==> zinc: inputs <==
Design cpu, start of the top module:
module cpu(
    input clk,
    input reset,
    output [7:0] imem_addr,
    input [18:0] imem_data,
    output [7:0] dmem_addr,
    output [18:0] dmem_wdata,
    output dmem_we,
    input [18:0] dmem_rdata,
    output rf_we,
    output [2:0] rf_waddr,
    output [18:0] rf_wdata
);
export LEC_CHECK = 0
export ABC_AREA = 0
export CAP_MARGIN = 10
export CELL_PAD_IN_SITES_DETAIL_PLACEMENT = 1
export CELL_PAD_IN_SITES_GLOBAL_PLACEMENT = 0
export CORE_ASPECT_RATIO = 1.36
export CORE_MARGIN = 9
export CORE_UTILIZATION = 40
export GPL_TIMING_DRIVEN = 0
export MAX_ROUTING_LAYER = met4
export SLEW_MARGIN = 35
export TNS_END_PERCENT = 30
create_clock -name core_clock -period 24.4 [get_ports {clk}]
run.sh (not shown) runs the stock make flow with config.mk's settings and CLKGATE_MAP_FILE=.
==> inputs of garnet, as changes to zinc <==
ABC_AREA = 1   (was 0)
CAP_MARGIN = 20   (was 10)
CELL_PAD_IN_SITES_DETAIL_PLACEMENT = default   (was 1)
CELL_PAD_IN_SITES_GLOBAL_PLACEMENT = default   (was 0)
CORE_ASPECT_RATIO = default   (was 1.36)
CORE_MARGIN = 2   (was 9)
CORE_UTILIZATION = 72   (was 40)
CTS_CLUSTER_DIAMETER = 399   (was default)
CTS_CLUSTER_SIZE = 96   (was default)
GPL_TIMING_DRIVEN = default   (was 0)
MAX_ROUTING_LAYER = default   (was met4)
PLACE_DENSITY = 0.41   (was default)
SLEW_MARGIN = 20   (was 35)
TNS_END_PERCENT = default   (was 30)
==> flow/constraint.sdc (replaced) <==
create_clock -name core_clock -period 17.9 [get_ports {clk}]
set_input_delay 3.5800 -clock core_clock [delete_from_list [all_inputs] [get_ports {clk}]]
set_output_delay 3.5800 -clock core_clock [all_outputs]
set_load 0.01 [all_outputs]
==> inputs of amber, as changes to zinc <==
ABC_AREA = 1   (was 0)
CAP_MARGIN = 20   (was 10)
CELL_PAD_IN_SITES_DETAIL_PLACEMENT = default   (was 1)
CELL_PAD_IN_SITES_GLOBAL_PLACEMENT = default   (was 0)
CORE_ASPECT_RATIO = default   (was 1.36)
CORE_MARGIN = 2   (was 9)
CORE_UTILIZATION = 62   (was 40)
GPL_TIMING_DRIVEN = default   (was 0)
MAX_ROUTING_LAYER = default   (was met4)
SLEW_MARGIN = 20   (was 35)
TNS_END_PERCENT = default   (was 30)
==> flow/constraint.sdc (replaced) <==
create_clock -name core_clock -period 40.0 [get_ports {clk}]
set_input_delay 8.0000 -clock core_clock [delete_from_list [all_inputs] [get_ports {clk}]]
set_output_delay 8.0000 -clock core_clock [all_outputs]
set_load 0.01 [all_outputs]
==> comparison table <==
quantity	garnet	amber	zinc
Crit path launch type	-	register	register
Final hold viol count	-	0	0
Ant diodes	-	3	11
Dominant cell area share	0.127	0.127	0.124
Combinational cell area excluding buffers and inverters	-	0.0216 mm^2	0.0252 mm^2
DR WL met3	-	12400 um	13600 um
Half-perimeter wire length after placement	91700 um	84300 um	125000 um
Status	aborted with a tool error	finished clean	failed layout checks
Stage where the flow stopped	global routing	-	-
Violated checks	-	-	setup timing
OpenROAD warning count	-	56	57
Flip-flops	-	354	354
Max Used Layer	-	met5	met4
ClkCell Share	-	0.0363	0.0302
Wirelength per Cell	-	21.9 um	31.8 um
Fillcell total	-	4353	9673
R2r setup slk	-	2.27 ns	-16.48 ns
Clock transition time at the flip-flop clock pins of the worst setup and hold paths	-	0.08 ns	0.07 ns
Sink of the worst hold path	-	EX_MEM_cpu.MEM_memwrite	MEM_WB_cpu.WB_memtoreg

---

==> inputs of umber <==
cpu again, from the RTL that the note above started with.
## cpu
module cpu(
    input clk,
    input reset,
    output [7:0] imem_addr,
    input [18:0] imem_data,
    output [7:0] dmem_addr,
    output [18:0] dmem_wdata,
    output dmem_we,
    input [18:0] dmem_rdata,
    output rf_we,
    output [2:0] rf_waddr,
    output [18:0] rf_wdata
);
Settings: LEC_CHECK=0, CAP_MARGIN=20, CORE_MARGIN=2, CORE_UTILIZATION=56, CTS_CLUSTER_SIZE=10, GPL_TIMING_DRIVEN=0, PLACE_DENSITY=0.71, SLEW_MARGIN=20; clock period 38.0 ns.
==> inputs of indigo, as changes to umber <==
Settings changed: ABC_AREA set to 1, CORE_UTILIZATION 56 to 71, CTS_CLUSTER_DIAMETER set to 276, CTS_CLUSTER_SIZE 10 to 34, GPL_ROUTABILITY_DRIVEN set to 1, GPL_TIMING_DRIVEN 0 to not set, HOLD_SLACK_MARGIN set to 0.29, MAX_ROUTING_LAYER set to met5, PLACE_DENSITY 0.71 to 0.65, SETUP_SLACK_MARGIN set to -2.0, SLEW_MARGIN 20 to 30, TNS_END_PERCENT set to 35.
==> flow/constraint.sdc (replaced) <==
create_clock -name core_clock -period 33.0 [get_ports {clk}]
set_input_delay 6.6000 -clock core_clock [delete_from_list [all_inputs] [get_ports {clk}]]
set_output_delay 6.6000 -clock core_clock [all_outputs]
set_load 0.01 [all_outputs]
==> qor summary <==
| metric | umber | indigo |
|---|---|---|
| Summed standard-cell area reported by yosys | 0.0336 mm2 | 0.0328 mm2 |
| Number of distinct library cells after synthesis | 98 | 74 |
| Area share of and/or/nand/nor cells after synthesis | 17.5% | 21.4% |
| Die width | 249 um | 219 um |
| Syn Inst Count | 4,131 | 4,372 |
| Post-CTS Setup Repair Bufs | 111 | 60 |
| H-Tree Depth | 2 | 1 |
| Synth mux share | 5.29% | 0.0687% |
| Floorplan net count | 4,614 | 4,855 |
| Most frequent cell after synthesis | sky130_fd_sc_hd__nor2_1 | sky130_fd_sc_hd__nand2_1 |
| Adder share | 19.3% | 19.7% |
| Mean post-synth cell area | 8.13 um2 | 7.50 um2 |
| Chip Height | 249 um | 219 um |
| # resized after CTS | 248 | 54 |
| Outcome | complete, but fails checks | stopped before the end |
| Failing step | - | 5_1_grt |
| Layout check failures | negative setup slack | - |

---

==> job 3284: inputs <==
Starting RTL as in the previous note.
Settings: LEC_CHECK=0, ABC_AREA=1, CAP_MARGIN=20, CELL_PAD_IN_SITES_DETAIL_PLACEMENT=1, CELL_PAD_IN_SITES_GLOBAL_PLACEMENT=1, CORE_MARGIN=2, CORE_UTILIZATION=40, MAX_ROUTING_LAYER=met4, SLEW_MARGIN=20; clock period 38.0 ns.
==> job 4711 (differences from job 3284) <==
Settings changed: CELL_PAD_IN_SITES_DETAIL_PLACEMENT 1 to default, CELL_PAD_IN_SITES_GLOBAL_PLACEMENT 1 to default, CORE_UTILIZATION 40 to 71, CTS_CLUSTER_DIAMETER from default to 276, CTS_CLUSTER_SIZE from default to 34, GPL_ROUTABILITY_DRIVEN from default to 1, MAX_ROUTING_LAYER met4 to met5, PLACE_DENSITY from default to 0.65, SETUP_SLACK_MARGIN from default to -2.0, SLEW_MARGIN 20 to 30, TNS_END_PERCENT from default to 95.
==> flow/constraint.sdc (replaced) <==
create_clock -name core_clock -period 33.6 [get_ports {clk}]
set_input_delay 6.7200 -clock core_clock [delete_from_list [all_inputs] [get_ports {clk}]]
set_output_delay 6.7200 -clock core_clock [all_outputs]
set_load 0.01 [all_outputs]
==> results <==
| quantity | job 4711 | job 3284 |
|---|---|---|
| Run status | did not finish | no timing/DRC/antenna violations |
| Failing step | global routing (5_1_grt) | - |
| Number of gates resized after cts | 48 | 47 |
| Routability cong. | 1.08 | 0.946 |
| Chip area | 47900 sq um | 84300 sq um |
| DPL Wire Length | 95.0 mm | 101 mm |
| Post-placement cell area | 39200 sq um | 36500 sq um |
| Post-CTS Repair Setup Buffers | 59 | 9 |
| Initial core utilization | 72.1% | 40.6% |
| Die y size | 219 um | 290 um |
| Num CTS Buffers | 14 | 41 |
| Die Width | 219 um | 290 um |
| Cell count after placement | 5607 | 5645 |
| Number of placement rows | 78 | 104 |
| H-tree levels | 1 | 2 |
| Pre-CTS worst setup slack | -3.93 ns | -1.25 ns |

---

==> inputs of run F <==
cpu again, from the RTL that the note above started with.
==> flow/design.v (excerpt) <==
module cpu(
    input clk,
    input reset,
    output [7:0] imem_addr,
    input [18:0] imem_data,
    output [7:0] dmem_addr,
    output [18:0] dmem_wdata,
    output dmem_we,
    input [18:0] dmem_rdata,
    output rf_we,
    output [2:0] rf_waddr,
    output [18:0] rf_wdata
);
export LEC_CHECK = 0
export CAP_MARGIN = 20
export CELL_PAD_IN_SITES_DETAIL_PLACEMENT = 2
export CORE_ASPECT_RATIO = 0.97
export CORE_MARGIN = 3
export CORE_UTILIZATION = 56
export CTS_CLUSTER_DIAMETER = 108
export CTS_CLUSTER_SIZE = 46
export GPL_ROUTABILITY_DRIVEN = 0
export GPL_TIMING_DRIVEN = 1
export HOLD_SLACK_MARGIN = 0.09
export MIN_ROUTING_LAYER = met2
export SLEW_MARGIN = 0
create_clock -name core_clock -period 38.0 [get_ports {clk}]
==> run P (differences from run F) <==
CELL_PAD_IN_SITES_DETAIL_PLACEMENT = unset   (was 2)
CORE_ASPECT_RATIO = unset   (was 0.97)
CORE_MARGIN = 2   (was 3)
CORE_UTILIZATION = 72   (was 56)
CTS_CLUSTER_DIAMETER = unset   (was 108)
CTS_CLUSTER_SIZE = unset   (was 46)
GPL_ROUTABILITY_DRIVEN = unset   (was 0)
GPL_TIMING_DRIVEN = unset   (was 1)
HOLD_SLACK_MARGIN = unset   (was 0.09)
MIN_ROUTING_LAYER = unset   (was met2)
PLACE_DENSITY = 0.66   (was unset)
SETUP_SLACK_MARGIN = 5.0   (was unset)
SLEW_MARGIN = 20   (was 0)
==> flow/constraint.sdc (replaced) <==
create_clock -name core_clock -period 20.6 [get_ports {clk}]
set_input_delay 4.1200 -clock core_clock [delete_from_list [all_inputs] [get_ports {clk}]]
set_output_delay 4.1200 -clock core_clock [all_outputs]
set_load 0.01 [all_outputs]
==> run M (differences from run F) <==
ABC_AREA = 1   (was unset)
CELL_PAD_IN_SITES_DETAIL_PLACEMENT = unset   (was 2)
CORE_ASPECT_RATIO = unset   (was 0.97)
CORE_MARGIN = 2   (was 3)
CORE_UTILIZATION = 65   (was 56)
CTS_CLUSTER_DIAMETER = 342   (was 108)
CTS_CLUSTER_SIZE = unset   (was 46)
GPL_ROUTABILITY_DRIVEN = unset   (was 0)
GPL_TIMING_DRIVEN = unset   (was 1)
HOLD_SLACK_MARGIN = unset   (was 0.09)
MIN_ROUTING_LAYER = unset   (was met2)
SETUP_SLACK_MARGIN = -2.0   (was unset)
SLEW_MARGIN = 20   (was 0)
==> flow/constraint.sdc (replaced) <==
create_clock -name core_clock -period 30.9 [get_ports {clk}]
set_input_delay 6.1800 -clock core_clock [delete_from_list [all_inputs] [get_ports {clk}]]
set_output_delay 6.1800 -clock core_clock [all_outputs]
set_load 0.01 [all_outputs]
==> results <==
Run P ended with an error in global routing (5_1_grt). Run M produced a layout that fails on max-capacitance violations, max-slew violations, negative setup slack. Run F did not get past detailed placement (3_5_place_dp) with DPL-0033. Synthesized area: run F is higher than run M (about 2.4%). Between run F and run M, the lower synthesized cell count is in run F (gap 5.5%, measured against run M). In run F the die size is larger than in run M, by about 20%.
